--- flow/design.v ---
`timescale 1ns / 1ps
module booth(
    input clk,
    input load,
    input reset,
    input [31:0] M,  
    input [31:0] Q,  
    output reg [63:0] P,  
    output done           
    );
    reg signed [63:0] A;                
    reg signed [31:0] Q_temp;            
    reg signed [31:0] M_temp;            
    reg [4:0] Count;                       
    reg Q_minus_one;                     
    always @(posedge clk)
    begin
        if (reset == 1) 
        begin
            A = 64'b0;
            Q_minus_one = 0;
            P = 64'b0;
            Q_temp = 32'b0;
            M_temp = 32'b0;
            Count = 5'd16;
        end
        else if (load == 1)
        begin
            Q_temp = Q;
            M_temp = M;
            A = 64'b0;    
            Q_minus_one = 0;  
            Count = 5'd16;    
        end
        else if (Count > 5'd0)
        begin
            case ({Q_temp[1:0], Q_minus_one})
                3'b000, 3'b111:   
                    begin
                    end
                3'b001, 3'b010:   
                    begin
                        A = A + {{32{M_temp[31]}}, M_temp};
                    end
                3'b011:   
                    begin
                        A = A + ({{32{M_temp[31]}}, M_temp} << 1); 
                    end
                3'b100:   
                    begin
                        A = A - ({{32{M_temp[31]}}, M_temp} << 1); 
                    end
                3'b101, 3'b110:   
                    begin
                        A = A - {{32{M_temp[31]}}, M_temp}; 
                    end
            endcase
            Q_minus_one = Q_temp[1];
            Q_temp = {A[1:0], Q_temp[31:2]};   
            A = {A[63], A[63:2]};   
            Count = Count - 1'b1;
        end
        else
        begin
            Count = 5'b0;
        end
        P = {A[31:0], Q_temp};
    end
    assign done = (Count == 5'd0);
endmodule
--- flow/run.sh ---
#!/bin/bash
# the make line also repeats each setting of config.mk as NAME=value (left out here)
make -C /OpenROAD-flow-scripts/flow DESIGN_CONFIG=/design/flow/config.mk WORK_HOME=/design/flow/orfs CLKGATE_MAP_FILE= finish
--- flow/config.mk ---
export PLATFORM = sky130hd
export DESIGN_NAME = booth
export DESIGN_NICKNAME = booth
export VERILOG_FILES = /design/flow/design.v
export SDC_FILE = /design/flow/constraint.sdc
export NUM_CORES = 4
export LEC_CHECK = 0
export ABC_AREA = 1
export CAP_MARGIN = 20
export CORE_MARGIN = 2
export CORE_UTILIZATION = 72
export CTS_CLUSTER_DIAMETER = 203
export CTS_CLUSTER_SIZE = 39
export PLACE_DENSITY = 0.8
export SLEW_MARGIN = 20
--- flow/constraint.sdc ---
create_clock -name core_clock -period 4.48 [get_ports {clk}]
set_input_delay 0.8960 -clock core_clock [delete_from_list [all_inputs] [get_ports {clk}]]
set_output_delay 0.8960 -clock core_clock [all_outputs]
set_load 0.01 [all_outputs]
==> out/metrics.cfg, run 1 <==
[synthesis]
synth.avg_cell_area_um2=5.11
top_cell_area_share_pct=28.4
adder_share_pct=8.44
flop_cell=dfxtp_1
syn_area_um2=19400
ys_sh_simple_pct=45.9
synth_flops=132
compound_area_share_pct=12.5
fp_nets=4002
xor_share_pct=1.53
top_area_cell=nand2_1
synth_cell_types=49
async_flop_share_pct=0
synth-edff-count=0
top_cells_by_count=nand2_1, inv_1, nand3_1, nor2_1, a21oi_1
synth_warnings=1
ys_seq_share_pct=13.6
ys_chip_area_um2=19400
synth_cells=3805
most_common_cell=nand2_1
mux_share_pct=0
top_logic_kind=simple AND/OR/NAND/NOR gates
synthTopCellsByArea=nand2_1, inv_1, dfxtp_1
ys_cells=3805

[setup_path]
cp_cell_sequence=nand2_1 > inv_2 > nor2_4 > inv_2 > nor2_4 > buf_4 > nand2_1 > buf_4 > o21ai_1 > ha_1 > nand2_1 > nor2_1 > nand2_1 > nor4_1 > nand2_1 > nand2_1 > nand2_1 > nand3_1 > nand3_1 > nand2_1 > inv_1
timing.critical_path.buf_inv=5
r2r_setup_slack_ns=0.21
cp-start-kind=register
cp_max_fo=21
reg2reg_depth=21
endpoint=A[55]
crit_start=Q_temp[0]
cp-end-kind=register
arrival_ns=4.61
slowest_stage=nand2_1
cpMostUsedCell=nand2_1
path_depth=21
required_ns=4.82
max_stage_delay_ns=0.59
cpLargestDelayFamily=simple AND/OR/NAND/NOR gates
r2r-end=A[55]
timing.rr.start=Q_temp[0]
critPathKind=register to register

[floorplan]
dieArea_um2=28300
fp_util_pct=72.8
row_count=60
die_w_um=168
die_h_um=168
design.core.area_um2=26700
io_pins=132

[clocking]
clk_latency_ns=0.45
ctsRootBufferMaster=clkbuf_16
cts_buffers=17
cts_tree=yes
cts_sinks=132
hold_buffers=0
cts_buffer_depth=2
cts.clk_slew.worst_paths_ns=0.08
h-tree-depth=4

[layout]
nets=4061
design_area_um2=21400
final_util_pct=80.1
synthToLayoutAreaGrowth_pct=10.1

[power_and_ir_drop]
powerClk_mw=1.52
power_leakage_nw=12.8
power_density_nw_per_um2=223
worst_ir_drop_vdd_uv=253
swShare_pct=43.8
pg_seq_mw=1.38
comb_power_mw=1.87
p_seq_share_pct=28.9
p_switching_mw=2.08
internal-power_mw=2.68
clkPwrFrac_pct=31.9
power_leader=combinational cells
p_total_mw=4.76
combPwrFrac_pct=39.2

[final_timing]
maxSlewHeadroom_pct=40.8
setup_ws_ns=0.210
fin_crit_ns=4.27
finalCritPeriodShare_pct=95.3
slew_violations=0
setup_violations=0
skew_ns=0.0166
hold_viol=0
rsz0062_at_grt=no
tns_ns=0
worst_pin_slew_ns=0.886
fmax_mhz=234

[placed_design]
place.gp.congestion=1.26
place_ws_ns=0.455
io_buffers=131
placed_area_um2=20700
dpl.hpwl_um=59800

[detailed_routing]
dr.pass1.iters=23
routed_wirelength_um=76400
wl_per_cell_um=18.1
via_count=25684
drt_iter0_drc=4572
antenna_left=0
via_per_inst=6.09
num_antenna_cells=0
drcViolationCount=0

[hold_path]
holdCritPathClass=register to register
hp-start=Count[2]
min_to=Count[2]
hold_depth=2

[grt]
grt_pass1_wl_um=118000
grt_max_degree=54
grt_usage_pct=52.1
grt_pass1_vias=23109
antenna_found_initial=2
grt_remaining_overflow=0

[job]
warnings=28
maxCapViolations=0

[run_status]
status=no timing/DRC/antenna violations

[repair_timing]
item | CTS | global route
endpoints found under the setup margin | 0 | 8
setup buffers | 0 | 1
resized | 0 | 7
[area by class of cell]
type	instances	area, um2
Clock inverter	15	181
Fill cell	2200	5320
Tap cell	341	427
Sequential cell	132	2640
Multi-Input combinational cell	2787	13300
Timing Repair Buffer	154	1500
Inverter	772	2900
Clock buffer	17	425
[routing by layer]
layer | vias to the layer above | GRT usage, % | share of wire [%]
li1 | 11815 | - | -
met3 | 543 | 21.7 | 18
met2 | 2131 | 75.6 | 39
met4 | 14 | 27.2 | 6.9
met5 | - | 3.30 | 0.32
met1 | 11181 | 65.6 | 36
[per-stage QoR]
| stage | hold WS (ns) | std cells |
|---|---|---|
| final | 0.481 | 4218 |
| after global routing | 0.490 | 4218 |
| after CTS | 0.475 | 4216 |
| after detailed placement | 0.438 | 4184 |
| after global placement | 0.429 | 4184 |
| after floorplan | 0.413 | 3805 |
==> run 2, diff against run 1 <==
ABC_AREA = default   (was 1)
CAP_MARGIN = 35   (was 20)
CELL_PAD_IN_SITES_DETAIL_PLACEMENT = 0   (was default)
CELL_PAD_IN_SITES_GLOBAL_PLACEMENT = 3   (was default)
CORE_UTILIZATION = 53   (was 72)
CTS_CLUSTER_DIAMETER = 36   (was 203)
CTS_CLUSTER_SIZE = default   (was 39)
GPL_ROUTABILITY_DRIVEN = 1   (was default)
PLACE_DENSITY = default   (was 0.8)
PLACE_DENSITY_LB_ADDON = 0.21   (was default)
TNS_END_PERCENT = 40   (was default)
clock period = 11.6 ns   (was 4.48 ns; I/O delays follow)
==> out/metrics.cfg, run 2 <==
[synthesis]
ys_sh_simple_pct=20.0  ; was 45.9%
synth_cells=2141  ; was 3805
ys_cells=2141  ; was 3805
ys_chip_area_um2=15200  ; was 19400 um2
compound_area_share_pct=32.4  ; was 12.5%
synth-edff-count=0  ; unchanged
syn_area_um2=15200  ; was 19400 um2
top_cell_area_share_pct=17.4  ; was 28.4%
synth.avg_cell_area_um2=7.08  ; was 5.11 um2
ys_seq_share_pct=17.4  ; was 13.6%
mux_share_pct=2.58  ; was 0%
top_area_cell=dfxtp_1  ; was nand2_1
top_cells_by_count=a21oi_1, nand2_1, nor2_1, o21ai_0, clkbuf_1  ; was nand2_1, inv_1, nand3_1, nor2_1, a21oi_1
adder_share_pct=10.8  ; was 8.44%
synthTopCellsByArea=dfxtp_1, ha_1, a21oi_1  ; was nand2_1, inv_1, dfxtp_1
xor_share_pct=10.0  ; was 1.53%
synth_warnings=1  ; unchanged
flop_cell=dfxtp_1  ; unchanged
top_logic_kind=AND-OR/OR-AND gates  ; was simple AND/OR/NAND/NOR gates
fp_nets=2338  ; was 4002
synth_flops=132  ; unchanged
synth_cell_types=95  ; was 49
most_common_cell=a21oi_1  ; was nand2_1
async_flop_share_pct=0  ; unchanged

[floorplan]
dieArea_um2=30000  ; was 28300 um2
fp_util_pct=54.2  ; was 72.8%
die_w_um=173  ; was 168 um
die_h_um=173  ; was 168 um
design.core.area_um2=27900  ; was 26700 um2
row_count=61  ; was 60

[run_status]
stop_stage=3_1_place_gp_skip_io
error=[ERROR FLW-0024] Place density exceeds 1.0 (current PLACE_DENSITY_LB_ADDON =  0.21). Please check if the value of  PLACE_DENSITY_LB_ADDON is between 0 and 0.99.
status=stopped before the end  ; was no timing/DRC/antenna violations

==> run 3, diff against run 2 <==
ABC_AREA = 0   (was default)
CAP_MARGIN = 15   (was 35)
CELL_PAD_IN_SITES_DETAIL_PLACEMENT = default   (was 0)
CELL_PAD_IN_SITES_GLOBAL_PLACEMENT = default   (was 3)
CORE_UTILIZATION = 72   (was 53)
CTS_CLUSTER_DIAMETER = 391   (was 36)
CTS_CLUSTER_SIZE = 98   (was default)
GPL_ROUTABILITY_DRIVEN = default   (was 1)
PLACE_DENSITY_LB_ADDON = default   (was 0.21)
TNS_END_PERCENT = 15   (was 40)
clock period = 3.7 ns   (was 11.6 ns; I/O delays follow)
==> out/metrics.cfg, run 3 <==
[synthesis]
synth_cells=2141  ; unchanged
synth_cell_types=95  ; unchanged
fp_nets=2338  ; unchanged
async_flop_share_pct=0  ; unchanged
synthTopCellsByArea=dfxtp_1, ha_1, a21oi_1  ; unchanged
compound_area_share_pct=32.4  ; unchanged
mux_share_pct=2.58  ; unchanged
ys_seq_share_pct=17.4  ; unchanged
most_common_cell=a21oi_1  ; unchanged
adder_share_pct=10.8  ; unchanged
synth.avg_cell_area_um2=7.08  ; unchanged
syn_area_um2=15200  ; unchanged
top_cell_area_share_pct=17.4  ; unchanged
synth-edff-count=0  ; unchanged
synth_flops=132  ; unchanged
top_logic_kind=AND-OR/OR-AND gates  ; unchanged
synth_warnings=1  ; unchanged
ys_chip_area_um2=15200  ; unchanged
top_cells_by_count=a21oi_1, nand2_1, nor2_1, o21ai_0, clkbuf_1  ; unchanged
flop_cell=dfxtp_1  ; unchanged
ys_sh_simple_pct=20.0  ; unchanged
top_area_cell=dfxtp_1  ; unchanged
ys_cells=2141  ; unchanged
xor_share_pct=10.0  ; unchanged

[floorplan]
io_pins=132
die_h_um=149  ; was 173 um
fp_util_pct=72.8  ; was 54.2%
dieArea_um2=22200  ; was 30000 um2
row_count=53  ; was 61
design.core.area_um2=20800  ; was 27900 um2
die_w_um=149  ; was 173 um

[placed_design]
dpl.hpwl_um=59200
io_buffers=131
placed_area_um2=20100
place.gp.congestion=1.07

[run_status]
status=stopped before the end  ; unchanged
error=[ERROR DPL-0038] Utilization greater than 100%, impossible to legalize  ; was [ERROR FLW-0024] Place density exceeds 1.0 (current PLACE_DENSITY_LB_ADDON =  0.21). Please check if the value of  PLACE_DENSITY_LB_ADDON is between 0 and 0.99.
stop_stage=4_1_cts  ; was 3_1_place_gp_skip_io

-- run 3: stage by stage --
stage                     power, mW  worst slack, ns  utilization, %  instances  TNS [ns]
after floorplan                3.22            -1.23               -       2141    -24.62
after global placement         4.38            -1.24            96.6       2881    -38.65
after detailed placement       4.71            -1.81            96.6       2881    -59.61
==> run 4, diff against run 3 <==
ABC_AREA = 1   (was 0)
CAP_MARGIN = 20   (was 15)
CTS_CLUSTER_DIAMETER = 233   (was 391)
CTS_CLUSTER_SIZE = 37   (was 98)
HOLD_SLACK_MARGIN = -0.08   (was default)
PLACE_DENSITY_LB_ADDON = 0.26   (was default)
TNS_END_PERCENT = default   (was 15)
clock period = 5.24 ns   (was 3.7 ns; I/O delays follow)
==> out/metrics.cfg, run 4 <==
[power_and_ir_drop]
comb_power_mw=1.59
power_leakage_nw=12.7
worst_ir_drop_vdd_uv=192
powerClk_mw=1.36
clkPwrFrac_pct=33.0
p_seq_share_pct=28.4
power_density_nw_per_um2=194
p_switching_mw=1.80
swShare_pct=43.5
pg_seq_mw=1.18
power_leader=combinational cells
combPwrFrac_pct=38.5
internal-power_mw=2.33

[synthesis]
xor_share_pct=1.53  ; was 10.0%
synth-edff-count=0  ; unchanged
top_logic_kind=simple AND/OR/NAND/NOR gates  ; was AND-OR/OR-AND gates
most_common_cell=nand2_1  ; was a21oi_1
ys_cells=3805  ; was 2141
ys_sh_simple_pct=45.9  ; was 20.0%
fp_nets=4002  ; was 2338
synthTopCellsByArea=nand2_1, inv_1, dfxtp_1  ; was dfxtp_1, ha_1, a21oi_1
top_cell_area_share_pct=28.4  ; was 17.4%
ys_chip_area_um2=19400  ; was 15200 um2
adder_share_pct=8.44  ; was 10.8%
synth_cells=3805  ; was 2141
synth.avg_cell_area_um2=5.11  ; was 7.08 um2
mux_share_pct=0  ; was 2.58%
top_area_cell=nand2_1  ; was dfxtp_1
synth_flops=132  ; unchanged
compound_area_share_pct=12.5  ; was 32.4%
synth_cell_types=49  ; was 95
async_flop_share_pct=0  ; unchanged
ys_seq_share_pct=13.6  ; was 17.4%
syn_area_um2=19400  ; was 15200 um2
top_cells_by_count=nand2_1, inv_1, nand3_1, nor2_1, a21oi_1  ; was a21oi_1, nand2_1, nor2_1, o21ai_0, clkbuf_1
flop_cell=dfxtp_1  ; unchanged
synth_warnings=1  ; unchanged

[detailed_routing]
num_antenna_cells=0
drcViolationCount=0
dr.pass1.iters=21
antenna_left=0
via_count=26070
wl_per_cell_um=18.4
routed_wirelength_um=77600
via_per_inst=6.19
drt_iter0_drc=5306

[hold_path]
hold_depth=1
hp-start=Count[0]
min_to=Count[0]
holdCritPathClass=register to register

[final_timing]
finalCritPeriodShare_pct=94.2
tns_ns=0
fin_crit_ns=4.93
slew_violations=0
fmax_mhz=203
setup_violations=0
worst_pin_slew_ns=1.24
hold_viol=0
rsz0062_at_grt=no
maxSlewHeadroom_pct=17.3
skew_ns=0.0257

[clocking]
cts.clk_slew.worst_paths_ns=0.08
cts_sinks=132
h-tree-depth=4
cts_buffers=17
hold_buffers=0
cts_resized=0
cts_buffer_depth=2
clk_latency_ns=0.46
ctsRootBufferMaster=clkbuf_16
cts_setup_buffers=0
cts_tree=yes

[grt]
grt_usage_pct=53.2
grt_remaining_overflow=0
grt_pass1_vias=23908
antenna_found_initial=0
grt_max_degree=62
grt_pass1_wl_um=120000

[placed_design]
dp.cells=4178  ; was 2881
dpl.hpwl_um=58900  ; was 59200 um
place.gp.congestion=1.23  ; was 1.07
io_buffers=131  ; unchanged
placed_area_um2=20700  ; was 20100 um2

[layout]
fin_cells=4210
design_area_um2=21300
nets=4053
synthToLayoutAreaGrowth_pct=9.69

[job]
warnings=26
maxCapViolations=0

[setup_path]
r2r-end=A[33]
max_stage_delay_ns=0.76
cpLargestDelayFamily=simple AND/OR/NAND/NOR gates
cpMostUsedCell=nand2_1
critPathKind=register to register
slowest_stage=nand2_1
required_ns=5.63
arrival_ns=5.32
reg2reg_depth=19
path_depth=19
r2r_setup_slack_ns=0.31
timing.rr.start=Q_temp[0]
cp_max_fo=61
cp_cell_sequence=nand2_1 > inv_2 > nor2_4 > inv_2 > nor2_4 > inv_2 > nand2_1 > nand2_1 > ha_1 > nand2_1 > nor2_1 > nand2_1 > nor2_1 > nand3_1 > nand4_1 > nand3_1 > nand3_1 > nand2_1 > inv_1
endpoint=A[33]
crit_start=Q_temp[0]
cp-start-kind=register
cp-end-kind=register
timing.critical_path.buf_inv=4

[run_status]
status=no timing/DRC/antenna violations  ; was stopped before the end

[floorplan]
die_w_um=168  ; was 149 um
fp_util_pct=72.8  ; about the same
io_pins=132  ; unchanged
row_count=60  ; was 53
dieArea_um2=28300  ; was 22200 um2
die_h_um=168  ; was 149 um
design.core.area_um2=26700  ; was 20800 um2

-- run 4: per-stage QoR --
stage / utilization, % / hold slack (ns) / power (mW) / setup slack (ns)
6_report: 79.8 / 0.451 / 4.13 / 0.306
5_1_grt: 79.8 / 0.482 / 4.24 / 0.127
4_1_cts: 79.8 / 0.450 / 3.98 / 0.717
3_5_place_dp: 77.4 / 0.440 / 2.65 / 0.778
3_3_place_gp: 77.4 / 0.427 / 2.60 / 0.990
2_1_floorplan: - / 0.413 / 2.19 / 2.15
-- run 4: final cells by class --
cell class                      count  area [um2]
Clock buffer                       17         425
Clock inverter                     15         209
Fill cell                        2065        5390
Inverter                          772        2900
Multi-Input combinational cell   2787       13300
Sequential cell                   132        2640
Tap cell                          341         427
Timing Repair Buffer              146        1420
-- run 4: layer usage --
metal | GRT usage (%) | part of all wire (%) | vias up
li1 | - | - | 11800
met1 | 63.2 | 34 | 11243
met2 | 78.6 | 39 | 2348
met3 | 22.8 | 18 | 677
met4 | 33.3 | 8.2 | 2
met5 | 1.74 | 0.084 | -
==> run 5, diff against run 4 <==
ABC_AREA = default   (was 1)
CAP_MARGIN = 40   (was 20)
CTS_CLUSTER_DIAMETER = 199   (was 233)
CTS_CLUSTER_SIZE = 95   (was 37)
HOLD_SLACK_MARGIN = default   (was -0.08)
PLACE_DENSITY = 0.42   (was default)
PLACE_DENSITY_LB_ADDON = default   (was 0.26)
TNS_END_PERCENT = 15   (was default)
clock period = 4.12 ns   (was 5.24 ns; I/O delays follow)
==> out/metrics.cfg, run 5 <==
[floorplan]
design.core.area_um2=20800  ; was 26700 um2
dieArea_um2=22200  ; was 28300 um2
die_w_um=149  ; was 168 um
row_count=53  ; was 60
fp_util_pct=72.8  ; about the same
die_h_um=149  ; was 168 um
io_pins=132  ; unchanged

[placed_design]
place.gp.congestion=1.08  ; was 1.23
io_buffers=131  ; unchanged
dp.cells=2840  ; was 4178
dpl.hpwl_um=55600  ; was 58900 um

[synthesis]
top_cell_area_share_pct=17.4  ; was 28.4%
mux_share_pct=2.58  ; was 0%
top_logic_kind=AND-OR/OR-AND gates  ; was simple AND/OR/NAND/NOR gates
synth_flops=132  ; unchanged
synth_cell_types=95  ; was 49
adder_share_pct=10.8  ; was 8.44%
fp_nets=2338  ; was 4002
flop_cell=dfxtp_1  ; unchanged
top_area_cell=dfxtp_1  ; was nand2_1
ys_seq_share_pct=17.4  ; was 13.6%
synth_cells=2141  ; was 3805
ys_cells=2141  ; was 3805
synthTopCellsByArea=dfxtp_1, ha_1, a21oi_1  ; was nand2_1, inv_1, dfxtp_1
ys_sh_simple_pct=20.0  ; was 45.9%
syn_area_um2=15200  ; was 19400 um2
most_common_cell=a21oi_1  ; was nand2_1
top_cells_by_count=a21oi_1, nand2_1, nor2_1, o21ai_0, clkbuf_1  ; was nand2_1, inv_1, nand3_1, nor2_1, a21oi_1
compound_area_share_pct=32.4  ; was 12.5%
synth_warnings=1  ; unchanged
xor_share_pct=10.0  ; was 1.53%
async_flop_share_pct=0  ; unchanged
synth.avg_cell_area_um2=7.08  ; was 5.11 um2
synth-edff-count=0  ; unchanged
ys_chip_area_um2=15200  ; was 19400 um2

[run_status]
error=[ERROR DPL-0038] Utilization greater than 100%, impossible to legalize
status=stopped before the end  ; was no timing/DRC/antenna violations
stop_stage=4_1_cts

## run 5: per-stage QoR
step	total power, mW	hold WS (ns)	TNS [ns]	instance area [um2]	worst slack (ns)
after floorplan	2.90	0.413	-10.03	15200	-0.813
after global placement	3.90	0.424	-18.42	19800	-0.779
after detailed placement	4.14	0.438	-34.47	19800	-1.28
==> run 6, diff against run 5 <==
ABC_AREA = 1   (was default)
CAP_MARGIN = 0   (was 40)
CTS_CLUSTER_DIAMETER = 376   (was 199)
CTS_CLUSTER_SIZE = 98   (was 95)
PLACE_DENSITY = default   (was 0.42)
TNS_END_PERCENT = 10   (was 15)
clock period = 6.44 ns   (was 4.12 ns; I/O delays follow)
==> out/metrics.cfg, run 6 <==
[placed_design]
dp.cells=4171  ; was 2840
io_buffers=131  ; unchanged
place.gp.congestion=1.16  ; was 1.08
dpl.hpwl_um=58500  ; was 55600 um
placed_area_um2=20600  ; was 19800 um2

[synthesis]
ys_sh_simple_pct=45.9  ; was 20.0%
top_logic_kind=simple AND/OR/NAND/NOR gates  ; was AND-OR/OR-AND gates
top_cells_by_count=nand2_1, inv_1, nand3_1, nor2_1, a21oi_1  ; was a21oi_1, nand2_1, nor2_1, o21ai_0, clkbuf_1
synth_warnings=1  ; unchanged
adder_share_pct=8.44  ; was 10.8%
mux_share_pct=0  ; was 2.58%
synth_cells=3805  ; was 2141
synth_flops=132  ; unchanged
ys_seq_share_pct=13.6  ; was 17.4%
syn_area_um2=19400  ; was 15200 um2
synth_cell_types=49  ; was 95
most_common_cell=nand2_1  ; was a21oi_1
flop_cell=dfxtp_1  ; unchanged
ys_cells=3805  ; was 2141
async_flop_share_pct=0  ; unchanged
synthTopCellsByArea=nand2_1, inv_1, dfxtp_1  ; was dfxtp_1, ha_1, a21oi_1
fp_nets=4002  ; was 2338
top_area_cell=nand2_1  ; was dfxtp_1
xor_share_pct=1.53  ; was 10.0%
compound_area_share_pct=12.5  ; was 32.4%
synth-edff-count=0  ; unchanged
synth.avg_cell_area_um2=5.11  ; was 7.08 um2
ys_chip_area_um2=19400  ; was 15200 um2
top_cell_area_share_pct=28.4  ; was 17.4%

[final_timing]
setup_violations=0
rsz0062_at_grt=no
fin_crit_ns=5.07
fmax_mhz=197
finalCritPeriodShare_pct=78.8
skew_ns=0.0194
maxSlewHeadroom_pct=22.9
worst_pin_slew_ns=1.15
slew_violations=0
holdWs_ns=0.460
hold_viol=0
tns_ns=0

[power_and_ir_drop]
power_density_nw_per_um2=156
swShare_pct=42.8
p_switching_mw=1.42
combPwrFrac_pct=38.2
pg_seq_uw=954
p_total_mw=3.32
powerClk_mw=1.09
clkPwrFrac_pct=33.0
worst_ir_drop_vdd_uv=180
power_leader=combinational cells
p_seq_share_pct=28.8
internal-power_mw=1.90
power_leakage_nw=12.7
comb_power_mw=1.27

[setup_path]
endpoint=A[34]
arrival_ns=5.40
path_depth=20
critPathKind=register to register
max_stage_delay_ns=0.77
timing.rr.start=Q_temp[0]
cpLargestDelayFamily=simple AND/OR/NAND/NOR gates
slowest_stage=nand2_1
timing.critical_path.buf_inv=4
cpMostUsedCell=nand2_1
r2r-end=A[34]
required_ns=6.77
cp-end-kind=register
crit_start=Q_temp[0]
reg2reg_depth=20
cp-start-kind=register
cp_max_fo=61
cp_cell_sequence=nand2_1 > inv_2 > nor2_4 > inv_2 > nor2_4 > inv_2 > nand2_1 > nand2_1 > ha_1 > nand2_1 > nor2_1 > nand2_1 > nor2_1 > nand3_1 > nand3_1 > nand2_1 > nand3_1 > nand2_1 > o21bai_1 > inv_1
r2r_setup_slack_ns=1.37

[clocking]
cts_tree=yes
ctsRootBufferMaster=clkbuf_16
cts_buffers=17
h-tree-depth=4
cts_resized=0
hold_buffers=0
cts_buffer_depth=2
cts_setup_buffers=0
cts_sinks=132
clk_latency_ns=0.45
cts.clk_slew.worst_paths_ns=0.08

[layout]
fin_cells=4203
fillers=2210
nets=4046
seq_area_um2=2640
logic_area_um2=13300
design_area_um2=21300
synthToLayoutAreaGrowth_pct=9.47

[grt]
use_met2_pct=74.8
grt_usage_pct=51.3
grt_pass1_vias=23010
grt_use_met1_pct=64.4
grt_busiest_layer=met2
grt_remaining_overflow=0
grt_pass1_wl_um=116000
antenna_found_initial=0
grt_util_met3_pct=20.9
grt_max_degree=66

[floorplan]
dieArea_um2=28300  ; was 22200 um2
fp_util_pct=72.8  ; about the same
design.core.area_um2=26700  ; was 20800 um2
row_count=60  ; was 53
io_pins=132  ; unchanged
die_w_um=168  ; was 149 um
die_h_um=168  ; was 149 um

[run_status]
status=no timing/DRC/antenna violations  ; was stopped before the end

[detailed_routing]
antenna_left=0
drcViolationCount=0
via_count=25426
dr.pass1.iters=14
wl_per_cell_um=17.8
drt_iter0_drc=4793
routed_wirelength_um=74600
num_antenna_cells=0
via_per_inst=6.05

[hold_path]
hold_depth=1
holdCritPathClass=register to register
hp-start=Count[0]
min_to=Count[0]

[job]
warnings=28
maxCapViolations=0

## run 6: per-stage QoR
step	utilization (%)	worst slack [ns]
finish	79.7	1.37
global route	79.7	1.19
CTS	79.6	1.85
detailed placement	77.3	1.89
global placement	77.3	2.00
floorplan	-	3.35
## run 6: area by class of cell
| class | count | area share (%) |
|---|---|---|
| clock buffers | 17 | 2.00 |
| clock inverters | 15 | 0.958 |
| inverters | 772 | 13.6 |
| multi-input cells | 2787 | 62.6 |
| flip-flops and latches | 132 | 12.4 |
| well taps | 341 | 2.00 |
| repair buffers | 139 | 6.44 |
## run 6: routing by layer
metal / routed length (um) / up-vias
li1: - / 11780
met2: 29200 / 2069
met5: 41 / -
met3: 13500 / 498
met1: 26800 / 11075
met4: 5080 / 4
==> run 7, diff against run 6 <==
ABC_AREA = default   (was 1)
CAP_MARGIN = 5   (was 0)
CTS_CLUSTER_DIAMETER = default   (was 376)
CTS_CLUSTER_SIZE = 13   (was 98)
MIN_ROUTING_LAYER = met1   (was default)
PLACE_DENSITY_LB_ADDON = 0.05   (was default)
SETUP_SLACK_MARGIN = -0.51   (was default)
TNS_END_PERCENT = default   (was 10)
clock period = 5.39 ns   (was 6.44 ns; I/O delays follow)
==> out/metrics.cfg, run 7 <==
[clocking]
cts_buffers=17  ; unchanged
cts_tree=yes  ; unchanged
clk_latency_ns=0.46  ; was 0.45 ns
cts_sinks=132  ; unchanged
cts_buffer_depth=2  ; unchanged
cts.clk_slew.worst_paths_ns=0.08  ; about the same
cts_setup_buffers=0  ; unchanged
h-tree-depth=4  ; unchanged
ctsRootBufferMaster=clkbuf_16  ; unchanged

[detailed_routing]
routed_wirelength_um=51500  ; was 74600 um
num_antenna_cells=0  ; unchanged
drcViolationCount=0  ; unchanged
wl_per_cell_um=21.2  ; was 17.8 um
via_per_inst=6.98  ; was 6.05
dr.pass1.iters=12  ; was 14
drt_iter0_drc=1920  ; was 4793
antenna_left=0  ; unchanged
via_count=16934  ; was 25426

[setup_path]
reg2reg_depth=18  ; was 20
max_stage_delay_ns=0.50  ; was 0.77 ns
endpoint=A[33]  ; was A[34]
cp-start-kind=register  ; unchanged
cp_max_fo=7  ; was 61
timing.critical_path.buf_inv=0  ; was 4
cp_cell_sequence=or4_4 > or2_4 > nand2b_4 > nor4_4 > and2_1 > nor2_1 > xnor2_1 > ha_1 > a21oi_1 > nor2_1 > nor3_1 > o21ai_0 > and3b_1 > a21oi_1 > o21ai_0 > xor2_1 > a221oi_1 > a21oi_1  ; was nand2_1 > inv_2 > nor2_4 > inv_2 > nor2_4 > inv_2 > nand2_1 > nand2_1 > ha_1 > nand2_1 > nor2_1 > nand2_1 > nor2_1 > nand3_1 > nand3_1 > nand2_1 > nand3_1 > nand2_1 > o21bai_1 > inv_1
crit_start=M_temp[5]  ; was Q_temp[0]
required_ns=5.72  ; was 6.77 ns
arrival_ns=5.94  ; was 5.40 ns
cpMostUsedCell=a21oi_1  ; was nand2_1
slowest_stage=or4_4  ; was nand2_1
r2r-end=A[33]  ; was A[34]
cp-end-kind=register  ; unchanged
r2r_setup_slack_ns=-0.22  ; was 1.37 ns
cpLargestDelayFamily=simple AND/OR/NAND/NOR gates  ; unchanged
timing.rr.start=M_temp[5]  ; was Q_temp[0]
path_depth=18  ; was 20
critPathKind=register to register  ; unchanged

[grt]
grt_usage_pct=45.4  ; was 51.3%
grt_max_degree=88  ; was 66
antenna_found_initial=1  ; was 0
grt_pass1_vias=16157  ; was 23010
grt_remaining_overflow=0  ; unchanged
grt_pass1_wl_um=80900  ; was 116000 um

[final_timing]
hold_viol=0  ; unchanged
slew_violations=0  ; unchanged
maxSlewHeadroom_pct=23.2  ; was 22.9%
setup_violations=12  ; was 0
fmax_mhz=178  ; was 197 MHz
finalCritPeriodShare_pct=104  ; was 78.8%
fin_crit_ns=5.61  ; was 5.07 ns
skew_ns=0.0179  ; was 0.0194 ns
setup_ws_ns=-0.225  ; was 1.37 ns
worst_pin_slew_ns=1.15  ; about the same

[placed_design]
io_buffers=131  ; unchanged
place.gp.congestion=1.02  ; was 1.16
placed_area_um2=16300  ; was 20600 um2
place_ws_ns=0.0470  ; was 1.89 ns
dpl.hpwl_um=36300  ; was 58500 um

[layout]
fillers=1491  ; was 2210
design_area_um2=16900  ; was 21300 um2
synthToLayoutAreaGrowth_pct=11.6  ; was 9.47%
nets=2334  ; was 4046

[power_and_ir_drop]
powerClk_mw=1.23  ; was 1.09 mW
worst_ir_drop_vdd_uv=207  ; was 180 uV
comb_power_mw=1.54  ; was 1.27 mW
internal-power_mw=2.27  ; was 1.90 mW
power_leakage_nw=7.30  ; was 12.7 nW
combPwrFrac_pct=39.6  ; was 38.2%
power_density_nw_per_um2=231  ; was 156 nW/um2
swShare_pct=41.7  ; was 42.8%
p_seq_share_pct=28.8  ; about the same
power_leader=combinational cells  ; unchanged
clkPwrFrac_pct=31.6  ; was 33.0%
p_switching_mw=1.63  ; was 1.42 mW
pg_seq_mw=1.12  ; was 954 uW

[floorplan]
fp_util_pct=72.8  ; about the same
design.core.area_um2=20800  ; was 26700 um2
row_count=53  ; was 60
die_h_um=149  ; was 168 um
io_pins=132  ; unchanged
die_w_um=149  ; was 168 um
dieArea_um2=22200  ; was 28300 um2

[synthesis]
synth.avg_cell_area_um2=7.08  ; was 5.11 um2
synth_cell_types=95  ; was 49
top_cell_area_share_pct=17.4  ; was 28.4%
synth-edff-count=0  ; unchanged
synth_warnings=1  ; unchanged
top_logic_kind=AND-OR/OR-AND gates  ; was simple AND/OR/NAND/NOR gates
synth_cells=2141  ; was 3805
fp_nets=2338  ; was 4002
synth_flops=132  ; unchanged
synthTopCellsByArea=dfxtp_1, ha_1, a21oi_1  ; was nand2_1, inv_1, dfxtp_1
flop_cell=dfxtp_1  ; unchanged
ys_cells=2141  ; was 3805
adder_share_pct=10.8  ; was 8.44%
top_cells_by_count=a21oi_1, nand2_1, nor2_1, o21ai_0, clkbuf_1  ; was nand2_1, inv_1, nand3_1, nor2_1, a21oi_1
compound_area_share_pct=32.4  ; was 12.5%
mux_share_pct=2.58  ; was 0%
syn_area_um2=15200  ; was 19400 um2
ys_chip_area_um2=15200  ; was 19400 um2
ys_sh_simple_pct=20.0  ; was 45.9%
ys_seq_share_pct=17.4  ; was 13.6%
xor_share_pct=10.0  ; was 1.53%
top_area_cell=dfxtp_1  ; was nand2_1
async_flop_share_pct=0  ; unchanged
most_common_cell=a21oi_1  ; was nand2_1

[job]
warnings=26  ; was 28
maxCapViolations=0  ; unchanged

[hold_path]
min_to=Count[0]  ; unchanged
hold_depth=1  ; unchanged
holdCritPathClass=register to register  ; unchanged
hp-start=Count[0]  ; unchanged

[run_status]
status=failed layout checks  ; was no timing/DRC/antenna violations
so_faults=negative setup slack

## run 7: through the flow
step / utilization [%] / power (mW) / TNS (ns) / hold slack, ns / cells
after CTS: 81.2 / 3.83 / -0.0756 / 0.455 / 2425
after detailed placement: 78.3 / 2.62 / 0 / 0.444 / 2393
after global routing: 81.2 / 4.05 / -6.74 / 0.501 / 2425
after global placement: 78.3 / 2.57 / 0 / 0.425 / 2393
after floorplan: - / 2.21 / 0 / 0.413 / 2141
final: 81.2 / 3.90 / -0.845 / 0.450 / 2425
## run 7: what timing repair did
action	CTS	global route
setup endpoints to repair	0	8
hold buffers	0	0
gates resized	0	3
## run 7: per-layer routing
layer / up-vias / part of all wire (%) / track usage (%)
met5: - / 0.023 / 0
met4: 2 / 7.3 / 31.6
met3: 302 / 12 / 13.8
met2: 1123 / 45 / 72.8
met1: 7735 / 36 / 51.6
li1: 7772 / - / -
## run 7: area by class of cell
class                           instances  area (um2)  area share, %
Tap cell                              275         344           2.03
Multi-Input combinational cell       1777       11600           68.4
Timing Repair Buffer                  172        1610           9.53
Clock inverter                         15         184           1.09
Sequential cell                       132        2640           15.6
Inverter                               37         139          0.821
Clock buffer                           17         425           2.52
==> run 8, diff against run 7 <==
CORE_UTILIZATION = 70   (was 72)
CTS_CLUSTER_SIZE = 88   (was 13)
HOLD_SLACK_MARGIN = -0.09   (was default)
PLACE_DENSITY = 0.66   (was default)
PLACE_DENSITY_LB_ADDON = default   (was 0.05)
SETUP_SLACK_MARGIN = 1.12   (was -0.51)
clock period = 5.56 ns   (was 5.39 ns; I/O delays follow)
==> out/metrics.cfg, run 8 <==
[synthesis]
ys_chip_area_um2=15200  ; unchanged
most_common_cell=a21oi_1  ; unchanged
synth_cells=2141  ; unchanged
compound_area_share_pct=32.4  ; unchanged
mux_share_pct=2.58  ; unchanged
ys_seq_share_pct=17.4  ; unchanged
synth_flops=132  ; unchanged
adder_share_pct=10.8  ; unchanged
synthTopCellsByArea=dfxtp_1, ha_1, a21oi_1  ; unchanged
ys_cells=2141  ; unchanged
top_cells_by_count=a21oi_1, nand2_1, nor2_1, o21ai_0, clkbuf_1  ; unchanged
synth.avg_cell_area_um2=7.08  ; unchanged
top_cell_area_share_pct=17.4  ; unchanged
synth_cell_types=95  ; unchanged
async_flop_share_pct=0  ; unchanged
top_logic_kind=AND-OR/OR-AND gates  ; unchanged
synth_warnings=1  ; unchanged
synth-edff-count=0  ; unchanged
xor_share_pct=10.0  ; unchanged
ys_sh_simple_pct=20.0  ; unchanged
top_area_cell=dfxtp_1  ; unchanged
fp_nets=2338  ; unchanged
flop_cell=dfxtp_1  ; unchanged
syn_area_um2=15200  ; unchanged

[clocking]
cts_buffers=17  ; unchanged
ctsRootBufferMaster=clkbuf_16  ; unchanged
cts_sinks=132  ; unchanged
h-tree-depth=4  ; unchanged
cts_buffer_depth=2  ; unchanged

[placed_design]
dpl.hpwl_um=36600  ; was 36300 um
io_buffers=131  ; unchanged
placed_area_um2=16300  ; about the same
place_ws_ns=0.0939  ; was 0.0470 ns
place.gp.congestion=0.994  ; was 1.02

[floorplan]
dieArea_um2=22800  ; was 22200 um2
die_h_um=151  ; was 149 um
design.core.area_um2=21200  ; was 20800 um2
fp_util_pct=71.6  ; was 72.8%
die_w_um=151  ; was 149 um
row_count=53  ; unchanged
io_pins=132  ; unchanged

[grt]
grt_usage_pct=84.6
grt_remaining_overflow=171

[run_status]
stop_stage=5_1_grt
status=stopped before the end  ; was failed layout checks
error=[ERROR GRT-0232] Routing congestion too high. Check the congestion heatmap in the GUI.

==> run 8: metal layers <==
layer | overflow | GRT usage, %
met5 | 4 | 57.0
met4 | 58 | 81.2
met3 | 11 | 74.0
met2 | 91 | 97.7
met1 | 7 | 84.0
==> run 8: what timing repair did <==
item,in CTS
endpoints found under the hold margin,0
setup endpoints to repair,39
buffers inserted,72
pin swaps,116
resized,241
cloned,1
hold buffers,0
==> run 8: stage by stage <==
| stage | power, mW | utilization (%) | std cells |
|---|---|---|---|
| 2_1_floorplan | 2.15 | - | 2141 |
| 3_3_place_gp | 2.50 | 77.0 | 2382 |
| 4_1_cts | 3.89 | 87.3 | 2487 |
| 3_5_place_dp | 2.54 | 77.0 | 2382 |
==> run 9, diff against run 8 <==
ABC_AREA = 1   (was default)
CAP_MARGIN = 20   (was 5)
CORE_UTILIZATION = 72   (was 70)
CTS_CLUSTER_DIAMETER = 248   (was default)
CTS_CLUSTER_SIZE = 37   (was 88)
HOLD_SLACK_MARGIN = -0.08   (was -0.09)
MIN_ROUTING_LAYER = default   (was met1)
PLACE_DENSITY = default   (was 0.66)
PLACE_DENSITY_LB_ADDON = 0.26   (was default)
SETUP_SLACK_MARGIN = default   (was 1.12)
clock period = 5.52 ns   (was 5.56 ns; I/O delays follow)
==> out/metrics.cfg, run 9 <==
[power_and_ir_drop]
combPwrFrac_pct=39.7
power_density_nw_per_um2=178
p_switching_mw=1.67
comb_power_mw=1.51
power_leader=combinational cells
p_seq_share_pct=29.4
clkPwrFrac_pct=30.9
swShare_pct=44.1
powerClk_mw=1.17
power_leakage_nw=12.7
worst_ir_drop_vdd_uv=215
pg_seq_mw=1.11
internal-power_mw=2.12

[synthesis]
top_area_cell=nand2_1  ; was dfxtp_1
synth_flops=132  ; unchanged
ys_seq_share_pct=13.6  ; was 17.4%
synth_warnings=1  ; unchanged
top_cell_area_share_pct=28.4  ; was 17.4%
xor_share_pct=1.53  ; was 10.0%
top_cells_by_count=nand2_1, inv_1, nand3_1, nor2_1, a21oi_1  ; was a21oi_1, nand2_1, nor2_1, o21ai_0, clkbuf_1
ys_chip_area_um2=19400  ; was 15200 um2
synth_cells=3805  ; was 2141
most_common_cell=nand2_1  ; was a21oi_1
compound_area_share_pct=12.5  ; was 32.4%
synth.avg_cell_area_um2=5.11  ; was 7.08 um2
adder_share_pct=8.44  ; was 10.8%
syn_area_um2=19400  ; was 15200 um2
flop_cell=dfxtp_1  ; unchanged
ys_sh_simple_pct=45.9  ; was 20.0%
synth_cell_types=49  ; was 95
ys_cells=3805  ; was 2141
synthTopCellsByArea=nand2_1, inv_1, dfxtp_1  ; was dfxtp_1, ha_1, a21oi_1
synth-edff-count=0  ; unchanged
top_logic_kind=simple AND/OR/NAND/NOR gates  ; was AND-OR/OR-AND gates
async_flop_share_pct=0  ; unchanged
mux_share_pct=0  ; was 2.58%
fp_nets=4002  ; was 2338

[detailed_routing]
top_layer=met4
via_count=25948
dr.pass1.iters=22
drcViolationCount=0
wl_met2_um=30900
antenna_left=0
wl_met1_um=26300
wl_per_cell_um=18.3
via_per_inst=6.17
wl_met3_um=13800
num_antenna_cells=0
drt_iter0_drc=5298
routed_wirelength_um=76800

[setup_path]
cp_cell_sequence=nor2_2 > nor2_4 > inv_2 > nor2_4 > inv_2 > nand2_1 > nand2_1 > ha_1 > nand2_1 > nor2_1 > inv_1 > nor2_1 > nand2_1 > nor3_1 > nand2_1 > nand3b_1 > nand2_1 > nand3_1 > nand3_1 > nand2_1 > inv_1
required_ns=5.88
timing.rr.start=Q_temp[0]
max_stage_delay_ns=0.79
r2r-end=A[54]
crit_start=Q_temp[0]
arrival_ns=5.36
cp_max_fo=61
cp-end-kind=register
cpLargestDelayFamily=simple AND/OR/NAND/NOR gates
critPathKind=register to register
cp-start-kind=register
timing.critical_path.buf_inv=4
slowest_stage=nand2_1
path_depth=21
reg2reg_depth=21
cpMostUsedCell=nand2_1
endpoint=A[54]
r2r_setup_slack_ns=0.52

[clocking]
clk_latency_ns=0.46
h-tree-depth=4  ; unchanged
hold_buffers=0  ; unchanged
cts_buffers=17  ; unchanged
cts_tree=yes
cts_resized=0  ; was 241
ctsRootBufferMaster=clkbuf_16  ; unchanged
cts.clk_slew.worst_paths_ns=0.07
cts_setup_buffers=0  ; was 72
cts_buffer_depth=2  ; unchanged
cts_sinks=132  ; unchanged

[final_timing]
fmax_mhz=200
hold_viol=0
rsz0062_at_grt=no
skew_ns=0.0142
maxSlewHeadroom_pct=28.0
setup_violations=0
slew_violations=0
worst_pin_slew_ns=1.08
finalCritPeriodShare_pct=90.6
tns_ns=0
fin_crit_ns=5.00

[floorplan]
row_count=60  ; was 53
die_h_um=168  ; was 151 um
die_w_um=168  ; was 151 um
design.core.area_um2=26700  ; was 21200 um2
fp_util_pct=72.8  ; was 71.6%
dieArea_um2=28300  ; was 22800 um2
io_pins=132  ; unchanged

[grt]
grt_pass1_wl_um=118000
grt_max_degree=62
grt_remaining_overflow=0
antenna_found_initial=1
grt_pass1_vias=23436
grt_usage_pct=52.2

[layout]
fillers=2111
synthToLayoutAreaGrowth_pct=9.23
design_area_um2=21200
nets=4050

[placed_design]
io_buffers=131  ; unchanged
placed_area_um2=20700  ; was 16300 um2
dpl.hpwl_um=59100  ; was 36600 um
place.gp.congestion=1.16  ; was 0.994

[job]
maxCapViolations=0
warnings=26

[hold_path]
holdCritPathClass=register to register
hold_depth=1
min_to=Count[0]
hp-start=Count[0]

[run_status]
status=no timing/DRC/antenna violations  ; was stopped before the end

==> run 9: stage by stage <==
step                power, mW  cells  setup slack, ns  hold WS [ns]  utilization, %
floorplan                2.08   3805             2.43         0.413               -
global placement         2.46   4175             1.33         0.426            77.4
detailed placement       2.52   4175             1.18         0.440            77.4
CTS                      3.65   4206             1.05         0.455            79.5
global route             3.90   4206            0.387         0.469            79.5
finish                   3.79   4206            0.518         0.447            79.5
==> run 9: final cells by class <==
class	instances	area (um2)	area share [%]
repair buffers	143	1400	6.60
flip-flops and latches	132	2640	12.4
well taps	341	427	2.01
inverters	772	2900	13.6
clock inverters	13	119	0.560
clock buffers	18	439	2.07
multi-input cells	2787	13300	62.7
==> run 9: metal layers <==
layer / up-vias / global-route usage [%]
li1: 11762 / -
met1: 11267 / 62.8
met2: 2309 / 78.1
met3: 610 / 20.1
met4: 0 / 32.6
met5: - / 0
==> run 10, diff against run 9 <==
ABC_AREA = default   (was 1)
CAP_MARGIN = 5   (was 20)
CORE_UTILIZATION = 70   (was 72)
CTS_CLUSTER_DIAMETER = default   (was 248)
CTS_CLUSTER_SIZE = 88   (was 37)
HOLD_SLACK_MARGIN = -0.1   (was -0.08)
MAX_ROUTING_LAYER = met4   (was default)
MIN_ROUTING_LAYER = met1   (was default)
PLACE_DENSITY_LB_ADDON = default   (was 0.26)
SETUP_SLACK_MARGIN = 0.08   (was default)
clock period = 4.63 ns   (was 5.52 ns; I/O delays follow)
==> out/metrics.cfg, run 10 <==
[run_status]
error=[ERROR GRT-0116] Global routing finished with congestion. Check the congestion regions in the DRC Viewer.
status=stopped before the end  ; was no timing/DRC/antenna violations
stop_stage=5_1_grt

[synthesis]
synth_cell_types=95  ; was 49
most_common_cell=a21oi_1  ; was nand2_1
compound_area_share_pct=32.4  ; was 12.5%
adder_share_pct=10.8  ; was 8.44%
syn_area_um2=15200  ; was 19400 um2
flop_cell=dfxtp_1  ; unchanged
synth.avg_cell_area_um2=7.08  ; was 5.11 um2
synthTopCellsByArea=dfxtp_1, ha_1, a21oi_1  ; was nand2_1, inv_1, dfxtp_1
synth_cells=2141  ; was 3805
ys_seq_share_pct=17.4  ; was 13.6%
synth_warnings=1  ; unchanged
ys_chip_area_um2=15200  ; was 19400 um2
top_cell_area_share_pct=17.4  ; was 28.4%
ys_cells=2141  ; was 3805
synth-edff-count=0  ; unchanged
synth_flops=132  ; unchanged
top_cells_by_count=a21oi_1, nand2_1, nor2_1, o21ai_0, clkbuf_1  ; was nand2_1, inv_1, nand3_1, nor2_1, a21oi_1
xor_share_pct=10.0  ; was 1.53%
top_logic_kind=AND-OR/OR-AND gates  ; was simple AND/OR/NAND/NOR gates
top_area_cell=dfxtp_1  ; was nand2_1
async_flop_share_pct=0  ; unchanged
mux_share_pct=2.58  ; was 0%
fp_nets=2338  ; was 4002
ys_sh_simple_pct=20.0  ; was 45.9%

[floorplan]
dieArea_um2=22800  ; was 28300 um2
fp_util_pct=71.6  ; was 72.8%
die_h_um=151  ; was 168 um
io_pins=132  ; unchanged
row_count=53  ; was 60
design.core.area_um2=21200  ; was 26700 um2
die_w_um=151  ; was 168 um

[placed_design]
place.gp.congestion=1.13  ; was 1.16
dp.cells=2639  ; was 4175
io_buffers=131  ; unchanged
dpl.hpwl_um=40600  ; was 59100 um

[clocking]
hold_buffers=0  ; unchanged
cts_buffer_depth=2  ; unchanged
h-tree-depth=4  ; unchanged
cts_sinks=132  ; unchanged
ctsRootBufferMaster=clkbuf_16  ; unchanged
cts_buffers=17  ; unchanged

[grt]
grt_usage_pct=83.5
grt_remaining_overflow=100

-- run 10: metrics by stage --
stage	utilization, %	cell area (um2)	worst slack [ns]
detailed placement	86.3	18300	-0.397
floorplan	-	15300	-0.303
global placement	86.3	18300	-0.251
CTS	93.5	19800	-0.313
-- run 10: metal layers --
metal,track usage [%],overflow
met5,-,-
met4,78.9,39
met3,72.4,1
met2,94.8,54
met1,82.9,6
-- run 10: repair_timing --
item	in CTS
setup endpoints to repair	34
buffers inserted	31
resized	146
pin swaps	88
==> run 11, diff against run 10 <==
ABC_AREA = 1   (was default)
CAP_MARGIN = 20   (was 5)
CORE_UTILIZATION = 65   (was 70)
CTS_CLUSTER_SIZE = default   (was 88)
HOLD_SLACK_MARGIN = default   (was -0.1)
MAX_ROUTING_LAYER = default   (was met4)
MIN_ROUTING_LAYER = default   (was met1)
SETUP_SLACK_MARGIN = default   (was 0.08)
TNS_END_PERCENT = 10   (was default)
clock period = 6.59 ns   (was 4.63 ns; I/O delays follow)
==> out/metrics.cfg, run 11 <==
[run_status]
status=no timing/DRC/antenna violations  ; was stopped before the end

[setup_path]
path_depth=22
cp-start-kind=register
r2r_setup_slack_ns=1.61
crit_start=Q_temp[0]
endpoint=A[54]
arrival_ns=5.34
reg2reg_depth=22
timing.rr.start=Q_temp[0]
critPathKind=register to register
cp-end-kind=register
cp_cell_sequence=nand2_1 > inv_2 > nor2_4 > inv_2 > nor2_4 > inv_2 > nand2_1 > nand2_1 > ha_1 > nand2_1 > nor2_1 > inv_1 > nor2_1 > nand2_1 > nor3_1 > nand2_1 > nand3b_1 > nand2_1 > nand3_1 > nand3_1 > nand2_1 > inv_1
r2r-end=A[54]
timing.critical_path.buf_inv=5
cpLargestDelayFamily=simple AND/OR/NAND/NOR gates
max_stage_delay_ns=0.79
cpMostUsedCell=nand2_1
cp_max_fo=61
required_ns=6.95
slowest_stage=inv_2

[clocking]
clk_latency_ns=0.46
cts_buffers=17  ; unchanged
cts_setup_buffers=0  ; was 31
h-tree-depth=4  ; unchanged
cts_sinks=132  ; unchanged
cts_tree=yes
cts_resized=0  ; was 146
cts.clk_slew.worst_paths_ns=0.07
cts_buffer_depth=2  ; unchanged
hold_buffers=0  ; unchanged
ctsRootBufferMaster=clkbuf_16  ; unchanged

[synthesis]
xor_share_pct=1.53  ; was 10.0%
top_cells_by_count=nand2_1, inv_1, nand3_1, nor2_1, a21oi_1  ; was a21oi_1, nand2_1, nor2_1, o21ai_0, clkbuf_1
mux_share_pct=0  ; was 2.58%
synth_flops=132  ; unchanged
top_logic_kind=simple AND/OR/NAND/NOR gates  ; was AND-OR/OR-AND gates
adder_share_pct=8.44  ; was 10.8%
fp_nets=4002  ; was 2338
flop_cell=dfxtp_1  ; unchanged
syn_area_um2=19400  ; was 15200 um2
async_flop_share_pct=0  ; unchanged
synth_warnings=1  ; unchanged
synth_cells=3805  ; was 2141
ys_chip_area_um2=19400  ; was 15200 um2
most_common_cell=nand2_1  ; was a21oi_1
ys_seq_share_pct=13.6  ; was 17.4%
synth_cell_types=49  ; was 95
synth-edff-count=0  ; unchanged
ys_sh_simple_pct=45.9  ; was 20.0%
synth.avg_cell_area_um2=5.11  ; was 7.08 um2
ys_cells=3805  ; was 2141
top_area_cell=nand2_1  ; was dfxtp_1
synthTopCellsByArea=nand2_1, inv_1, dfxtp_1  ; was dfxtp_1, ha_1, a21oi_1
top_cell_area_share_pct=28.4  ; was 17.4%
compound_area_share_pct=12.5  ; was 32.4%

[detailed_routing]
wl_per_cell_um=18.0
dr.pass1.iters=9
routed_wirelength_um=76600
drt_iter0_drc=4217
antenna_left=0
via_count=24996
via_per_inst=5.87
drcViolationCount=0

[power_and_ir_drop]
swShare_pct=42.9
p_seq_share_pct=29.3
comb_power_mw=1.24
combPwrFrac_pct=38.9
internal-power_mw=1.83
clkPwrFrac_pct=31.7
power_leakage_nw=12.7
pg_seq_uw=937
p_switching_mw=1.37
powerClk_mw=1.01
p_total_mw=3.19
power_density_nw_per_um2=150
worst_ir_drop_vdd_uv=200
power_leader=combinational cells

[placed_design]
placed_area_um2=20700  ; was 18300 um2
io_buffers=131  ; unchanged
place.gp.congestion=1.11  ; was 1.13
dpl.hpwl_um=60800  ; was 40600 um
dp.cells=4221  ; was 2639

[grt]
grt_usage_pct=47.7
antenna_found_initial=0
grt_pass1_wl_um=116000
grt_remaining_overflow=0
grt_pass1_vias=22238
grt_max_degree=66

[floorplan]
io_pins=132  ; unchanged
die_h_um=177  ; was 151 um
fp_util_pct=65.8  ; was 71.6%
die_w_um=177  ; was 151 um
row_count=63  ; was 53
dieArea_um2=31300  ; was 22800 um2
design.core.area_um2=29600  ; was 21200 um2

[layout]
fin_cells=4257
nets=4050
synthToLayoutAreaGrowth_pct=9.77
design_area_um2=21300
fillers=2802

[final_timing]
hold_viol=0
finalCritPeriodShare_pct=75.6
worst_pin_slew_ns=1.05
skew_ns=0.0160
maxSlewHeadroom_pct=29.8
slew_violations=0
holdWs_ns=0.451
rsz0062_at_grt=no
tns_ns=0
fmax_mhz=201
setup_violations=0
fin_crit_ns=4.98

[hold_path]
hold_depth=1
hp-start=Count[0]
min_to=Count[0]
holdCritPathClass=register to register

[job]
warnings=28
maxCapViolations=0

-- run 11: layout make-up --
type / count / area [um2] / share of cell area, %
Antenna cell: 1 / 2.50 / 0.0117
Inverter: 772 / 2900 / 13.6
Timing Repair Buffer: 143 / 1420 / 6.65
Clock inverter: 12 / 134 / 0.627
Multi-Input combinational cell: 2787 / 13300 / 62.3
Tap cell: 390 / 488 / 2.29
Clock buffer: 20 / 457 / 2.14
Sequential cell: 132 / 2640 / 12.4
-- run 11: per-layer routing --
layer  up-vias  GRT usage (%)  wire length, um
li1      11774              -                -
met1     11102           64.3            29800
met2      1772           69.2            30400
met3       348           15.1            12500
met4         0           21.3             3760
met5         -              0                0
-- run 11: through the flow --
step	setup WS, ns	util, %
6_report	1.61	72.2
5_1_grt	1.38	72.2
4_1_cts	1.97	72.1
3_5_place_dp	2.01	70.1
3_3_place_gp	2.08	70.1
2_1_floorplan	3.50	-
==> run 12, diff against run 11 <==
CORE_ASPECT_RATIO = 0.5   (was default)
CORE_UTILIZATION = 72   (was 65)
CTS_CLUSTER_SIZE = 98   (was default)
PLACE_DENSITY = 0.4   (was default)
clock period = 6.54 ns   (was 6.59 ns; I/O delays follow)
==> out/metrics.cfg, run 12 <==
[grt]
grt_pass1_vias=22526  ; was 22238
antenna_found_initial=0  ; unchanged
grt_usage_pct=50.5  ; was 47.7%
grt_max_degree=66  ; unchanged
grt_pass1_wl_um=114000  ; was 116000 um
grt_remaining_overflow=0  ; unchanged

[power_and_ir_drop]
power_leader=combinational cells  ; unchanged
worst_ir_drop_vdd_uv=215  ; was 200 uV
comb_power_mw=1.24  ; about the same
p_switching_mw=1.33  ; was 1.37 mW
power_density_nw_per_um2=152  ; was 150 nW/um2
p_seq_share_pct=28.9  ; was 29.3%
p_total_mw=3.24  ; was 3.19 mW
swShare_pct=41.2  ; was 42.9%
internal-power_mw=1.91  ; was 1.83 mW
power_leakage_nw=12.7  ; about the same
pg_seq_uw=935  ; was 937 uW
powerClk_mw=1.07  ; was 1.01 mW
combPwrFrac_pct=38.1  ; was 38.9%
clkPwrFrac_pct=33.0  ; was 31.7%

[setup_path]
timing.rr.start=Q_temp[0]  ; unchanged
cp_cell_sequence=nand2_1 > inv_2 > nor2_4 > inv_2 > nor2_4 > inv_2 > nand2_1 > nand2_1 > ha_1 > nand2_1 > nor2_1 > inv_1 > nor2_1 > nand2_1 > nor3_1 > nand2_1 > nand3b_1 > nand2_1 > nand3_1 > nand3_1 > nand2_1 > inv_1  ; unchanged
path_depth=22  ; unchanged
cpMostUsedCell=nand2_1  ; unchanged
critPathKind=register to register  ; unchanged
reg2reg_depth=22  ; unchanged
cp_max_fo=61  ; unchanged
arrival_ns=5.25  ; was 5.34 ns
cp-end-kind=register  ; unchanged
endpoint=A[54]  ; unchanged
cpLargestDelayFamily=simple AND/OR/NAND/NOR gates  ; unchanged
crit_start=Q_temp[0]  ; unchanged
r2r-end=A[54]  ; unchanged
r2r_setup_slack_ns=1.65  ; was 1.61 ns
max_stage_delay_ns=0.74  ; was 0.79 ns
cp-start-kind=register  ; unchanged
slowest_stage=inv_2  ; unchanged
timing.critical_path.buf_inv=5  ; unchanged
required_ns=6.90  ; was 6.95 ns

[synthesis]
adder_share_pct=8.44  ; unchanged
syn_area_um2=19400  ; unchanged
ys_cells=3805  ; unchanged
fp_nets=4002  ; unchanged
mux_share_pct=0  ; unchanged
ys_seq_share_pct=13.6  ; unchanged
synth_flops=132  ; unchanged
synth_cell_types=49  ; unchanged
top_logic_kind=simple AND/OR/NAND/NOR gates  ; unchanged
top_cell_area_share_pct=28.4  ; unchanged
synthTopCellsByArea=nand2_1, inv_1, dfxtp_1  ; unchanged
synth-edff-count=0  ; unchanged
async_flop_share_pct=0  ; unchanged
xor_share_pct=1.53  ; unchanged
synth_warnings=1  ; unchanged
synth_cells=3805  ; unchanged
synth.avg_cell_area_um2=5.11  ; unchanged
flop_cell=dfxtp_1  ; unchanged
compound_area_share_pct=12.5  ; unchanged
most_common_cell=nand2_1  ; unchanged
ys_sh_simple_pct=45.9  ; unchanged
top_cells_by_count=nand2_1, inv_1, nand3_1, nor2_1, a21oi_1  ; unchanged
ys_chip_area_um2=19400  ; unchanged
top_area_cell=nand2_1  ; unchanged

[final_timing]
setup_violations=0  ; unchanged
skew_ns=0.0160  ; about the same
setup_ws_ns=1.65  ; was 1.61 ns
tns_ns=0  ; unchanged
maxSlewHeadroom_pct=23.7  ; was 29.8%
worst_pin_slew_ns=1.14  ; was 1.05 ns
slew_violations=0  ; unchanged
fmax_mhz=205  ; was 201 MHz
hold_viol=0  ; unchanged
rsz0062_at_grt=no  ; unchanged
finalCritPeriodShare_pct=74.7  ; was 75.6%
fin_crit_ns=4.89  ; was 4.98 ns

[placed_design]
io_buffers=131  ; unchanged
dp.cells=4184  ; was 4221
dpl.hpwl_um=56100  ; was 60800 um
place.gp.congestion=1.11  ; about the same
place_ws_ns=2.15  ; was 2.01 ns

[floorplan]
io_pins=132  ; unchanged
row_count=42  ; was 63
fp_util_pct=73.4  ; was 65.8%
design.core.area_um2=26500  ; was 29600 um2
die_h_um=120  ; was 177 um
die_w_um=236  ; was 177 um
dieArea_um2=28400  ; was 31300 um2

[clocking]
cts_buffers=17  ; unchanged
cts_tree=yes  ; unchanged
h-tree-depth=4  ; unchanged
cts_sinks=132  ; unchanged
cts_resized=0  ; unchanged
ctsRootBufferMaster=clkbuf_16  ; unchanged
hold_buffers=0  ; unchanged
clk_latency_ns=0.46  ; about the same
cts_buffer_depth=2  ; unchanged
cts_setup_buffers=0  ; unchanged
cts.clk_slew.worst_paths_ns=0.07  ; about the same

[hold_path]
min_to=Count[2]  ; was Count[0]
holdCritPathClass=register to register  ; unchanged
hp-start=Count[2]  ; was Count[0]
hold_depth=2  ; was 1

[layout]
fillers=2218  ; was 2802
nets=4049  ; was 4050
synthToLayoutAreaGrowth_pct=9.66  ; was 9.77%
fin_cells=4217  ; was 4257
final_util_pct=80.5  ; was 72.2%

[detailed_routing]
dr.pass1.iters=12  ; was 9
routed_wirelength_um=74000  ; was 76600 um
drt_iter0_drc=4170  ; was 4217
num_antenna_cells=0  ; was 1
via_count=25088  ; was 24996
drcViolationCount=0  ; unchanged
antenna_left=0  ; unchanged
wl_per_cell_um=17.5  ; was 18.0 um
via_per_inst=5.95  ; was 5.87

[run_status]
status=no timing/DRC/antenna violations  ; unchanged

[job]
warnings=28  ; unchanged
maxCapViolations=0  ; unchanged

[run 12: layer usage]
metal / vias to the layer above / share of wire [%] / global-route usage, %
met3: 437 / 17 / 18.5
met2: 2038 / 39 / 74.9
met1: 10822 / 37 / 63.3
met5: - / 0 / 0
met4: 0 / 6.7 / 29.3
li1: 11791 / - / -
[run 12: metrics by stage]
| stage | hold WS [ns] | cell area, um2 |
|---|---|---|
| after global routing | 0.516 | 21300 |
| after global placement | 0.426 | 20700 |
| final | 0.486 | 21300 |
| after floorplan | 0.413 | 19400 |
| after detailed placement | 0.431 | 20700 |
| after CTS | 0.487 | 21300 |
[run 12: final cells by class]
cell class | count | area [um2] | share of cell area [%]
multi-input combinational | 2787 | 13300 | 62.4
inverter | 772 | 2900 | 13.6
sequential | 132 | 2640 | 12.4
timing repair buffer | 142 | 1410 | 6.63
clock buffer | 20 | 457 | 2.14
tap | 352 | 440 | 2.06
clock inverter | 12 | 166 | 0.780
==> run 13, diff against run 12 <==
ABC_AREA = 0   (was 1)
CAP_MARGIN = 5   (was 20)
CORE_UTILIZATION = 46   (was 72)
CTS_CLUSTER_DIAMETER = 249   (was default)
MIN_ROUTING_LAYER = met1   (was default)
PLACE_DENSITY = 0.36   (was 0.4)
SETUP_SLACK_MARGIN = 0.08   (was default)
TNS_END_PERCENT = 30   (was 10)
clock period = 7.9 ns   (was 6.54 ns; I/O delays follow)
==> out/metrics.cfg, run 13 <==
[run_status]
status=no timing/DRC/antenna violations  ; unchanged

[clocking]
h-tree-depth=4  ; unchanged
ctsRootBufferMaster=clkbuf_16  ; unchanged
cts_setup_buffers=0  ; unchanged
cts_buffer_depth=2  ; unchanged
hold_buffers=0  ; unchanged
cts_tree=yes  ; unchanged
cts_resized=0  ; unchanged
cts.clk_slew.worst_paths_ns=0.07  ; about the same
clk_latency_ns=0.46  ; about the same
cts_buffers=17  ; unchanged
cts_sinks=132  ; unchanged

[synthesis]
synth_flops=132  ; unchanged
syn_area_um2=15200  ; was 19400 um2
synth_cells=2141  ; was 3805
top_cells_by_count=a21oi_1, nand2_1, nor2_1, o21ai_0, clkbuf_1  ; was nand2_1, inv_1, nand3_1, nor2_1, a21oi_1
top_logic_kind=AND-OR/OR-AND gates  ; was simple AND/OR/NAND/NOR gates
adder_share_pct=10.8  ; was 8.44%
xor_share_pct=10.0  ; was 1.53%
synth.avg_cell_area_um2=7.08  ; was 5.11 um2
ys_sh_simple_pct=20.0  ; was 45.9%
flop_cell=dfxtp_1  ; unchanged
most_common_cell=a21oi_1  ; was nand2_1
ys_chip_area_um2=15200  ; was 19400 um2
top_cell_area_share_pct=17.4  ; was 28.4%
top_area_cell=dfxtp_1  ; was nand2_1
mux_share_pct=2.58  ; was 0%
synth_cell_types=95  ; was 49
fp_nets=2338  ; was 4002
compound_area_share_pct=32.4  ; was 12.5%
synthTopCellsByArea=dfxtp_1, ha_1, a21oi_1  ; was nand2_1, inv_1, dfxtp_1
synth-edff-count=0  ; unchanged
ys_cells=2141  ; was 3805
synth_warnings=1  ; unchanged
async_flop_share_pct=0  ; unchanged
ys_seq_share_pct=17.4  ; was 13.6%

[floorplan]
design.core.area_um2=32100  ; was 26500 um2
dieArea_um2=34500  ; was 28400 um2
fp_util_pct=47.3  ; was 73.4%
row_count=46  ; was 42
die_h_um=132  ; was 120 um
io_pins=132  ; unchanged
die_w_um=261  ; was 236 um

[setup_path]
endpoint=A[57]  ; was A[54]
timing.critical_path.buf_inv=0  ; was 5
crit_start=M_temp[3]  ; was Q_temp[0]
cpLargestDelayFamily=simple AND/OR/NAND/NOR gates  ; unchanged
timing.rr.start=M_temp[3]  ; was Q_temp[0]
max_stage_delay_ns=0.57  ; was 0.74 ns
required_ns=8.24  ; was 6.90 ns
slowest_stage=or4_4  ; was inv_2
r2r-end=A[57]  ; was A[54]
r2r_setup_slack_ns=1.49  ; was 1.65 ns
cp_cell_sequence=or4_4 > nor2b_2 > and2_1 > nand2_1 > nor2_1 > nand2_1 > nor3_2 > nand4b_2 > ha_1 > nand2_1 > o21ai_0 > ha_1 > nand4_1 > or3_1 > nor4_1 > o2111ai_1 > a31oi_1 > a211oi_2 > o21ai_1 > nand4_1 > mux2i_1 > a211o_1  ; was nand2_1 > inv_2 > nor2_4 > inv_2 > nor2_4 > inv_2 > nand2_1 > nand2_1 > ha_1 > nand2_1 > nor2_1 > inv_1 > nor2_1 > nand2_1 > nor3_1 > nand2_1 > nand3b_1 > nand2_1 > nand3_1 > nand3_1 > nand2_1 > inv_1
critPathKind=register to register  ; unchanged
cp_max_fo=17  ; was 61
path_depth=22  ; unchanged
arrival_ns=6.75  ; was 5.25 ns
cpMostUsedCell=nand2_1  ; unchanged
cp-end-kind=register  ; unchanged
cp-start-kind=register  ; unchanged
reg2reg_depth=22  ; unchanged

[final_timing]
rsz0062_at_grt=no  ; unchanged
worst_pin_slew_ns=1.03  ; was 1.14 ns
hold_viol=0  ; unchanged
fmax_mhz=156  ; was 205 MHz
skew_ns=0.0142  ; was 0.0160 ns
setup_violations=0  ; unchanged
finalCritPeriodShare_pct=81.2  ; was 74.7%
slew_violations=0  ; unchanged
fin_crit_ns=6.41  ; was 4.89 ns
maxSlewHeadroom_pct=29.8  ; was 23.7%
tns_ns=0  ; unchanged

[layout]
nets=2308  ; was 4049
synthToLayoutAreaGrowth_pct=11.4  ; was 9.66%
fillers=3247  ; was 2218
seq_area_um2=2640  ; about the same
logic_area_um2=11600  ; was 13300 um2
fin_cells=2556  ; was 4217

[power_and_ir_drop]
internal-power_mw=1.58  ; was 1.91 mW
swShare_pct=39.5  ; was 41.2%
power_density_nw_per_um2=155  ; was 152 nW/um2
p_switching_mw=1.03  ; was 1.33 mW
power_leakage_nw=7.17  ; was 12.7 nW
powerClk_uw=824  ; was 1.07 mW
combPwrFrac_pct=39.1  ; was 38.1%
p_seq_share_pct=29.4  ; was 28.9%
comb_power_mw=1.02  ; was 1.24 mW
clkPwrFrac_pct=31.6  ; was 33.0%
power_leader=combinational cells  ; unchanged
pg_seq_uw=767  ; was 935 uW
worst_ir_drop_vdd_uv=127  ; was 215 uV

[grt]
grt_remaining_overflow=0  ; unchanged
grt_usage_pct=29.6  ; was 50.5%
antenna_found_initial=0  ; unchanged
grt_max_degree=63  ; was 66
grt_pass1_wl_um=81400  ; was 114000 um
grt_pass1_vias=14177  ; was 22526

[detailed_routing]
dr.pass1.iters=6  ; was 12
num_antenna_cells=0  ; unchanged
routed_wirelength_um=51700  ; was 74000 um
drt_iter0_drc=1307  ; was 4170
via_per_inst=6.11  ; was 5.95
via_count=15613  ; was 25088
antenna_left=0  ; unchanged
wl_per_cell_um=20.2  ; was 17.5 um
drcViolationCount=0  ; unchanged

[placed_design]
dp.cells=2524  ; was 4184
io_buffers=131  ; unchanged
dpl.hpwl_um=38000  ; was 56100 um
place.gp.congestion=0.956  ; was 1.11

[job]
warnings=28  ; unchanged
maxCapViolations=0  ; unchanged

[hold_path]
holdCritPathClass=register to register  ; unchanged
hp-start=Count[0]  ; was Count[2]
hold_depth=1  ; was 2
min_to=Count[0]  ; was Count[2]

run 13: layout make-up:
cell class	instances	share of cell area, %
sequential	132	15.7
clock inverter	14	0.911
tap	432	3.20
inverter	37	0.830
multi-input combinational	1777	68.5
timing repair buffer	146	8.39
clock buffer	18	2.54
run 13: per-stage QoR:
stage | utilization, % | instance area, um2 | setup WS (ns) | hold slack, ns | power (mW)
CTS | 52.7 | 16900 | 1.64 | 0.442 | 2.61
finish | 52.7 | 16900 | 1.49 | 0.438 | 2.61
detailed placement | 50.9 | 16300 | 1.69 | 0.431 | 1.78
floorplan | - | 15200 | 2.79 | 0.413 | 1.50
global route | 52.7 | 16900 | 1.05 | 0.471 | 2.76
global placement | 50.9 | 16300 | 1.86 | 0.425 | 1.79
run 13: routing by layer:
metal	track usage (%)	up-vias	routed length, um
li1	-	7698	-
met1	43.7	7413	25900
met2	44.7	447	22200
met3	4.31	55	2630
met4	7.21	0	913
met5	0	-	0
Power is estimated from default activity; no workload was simulated.
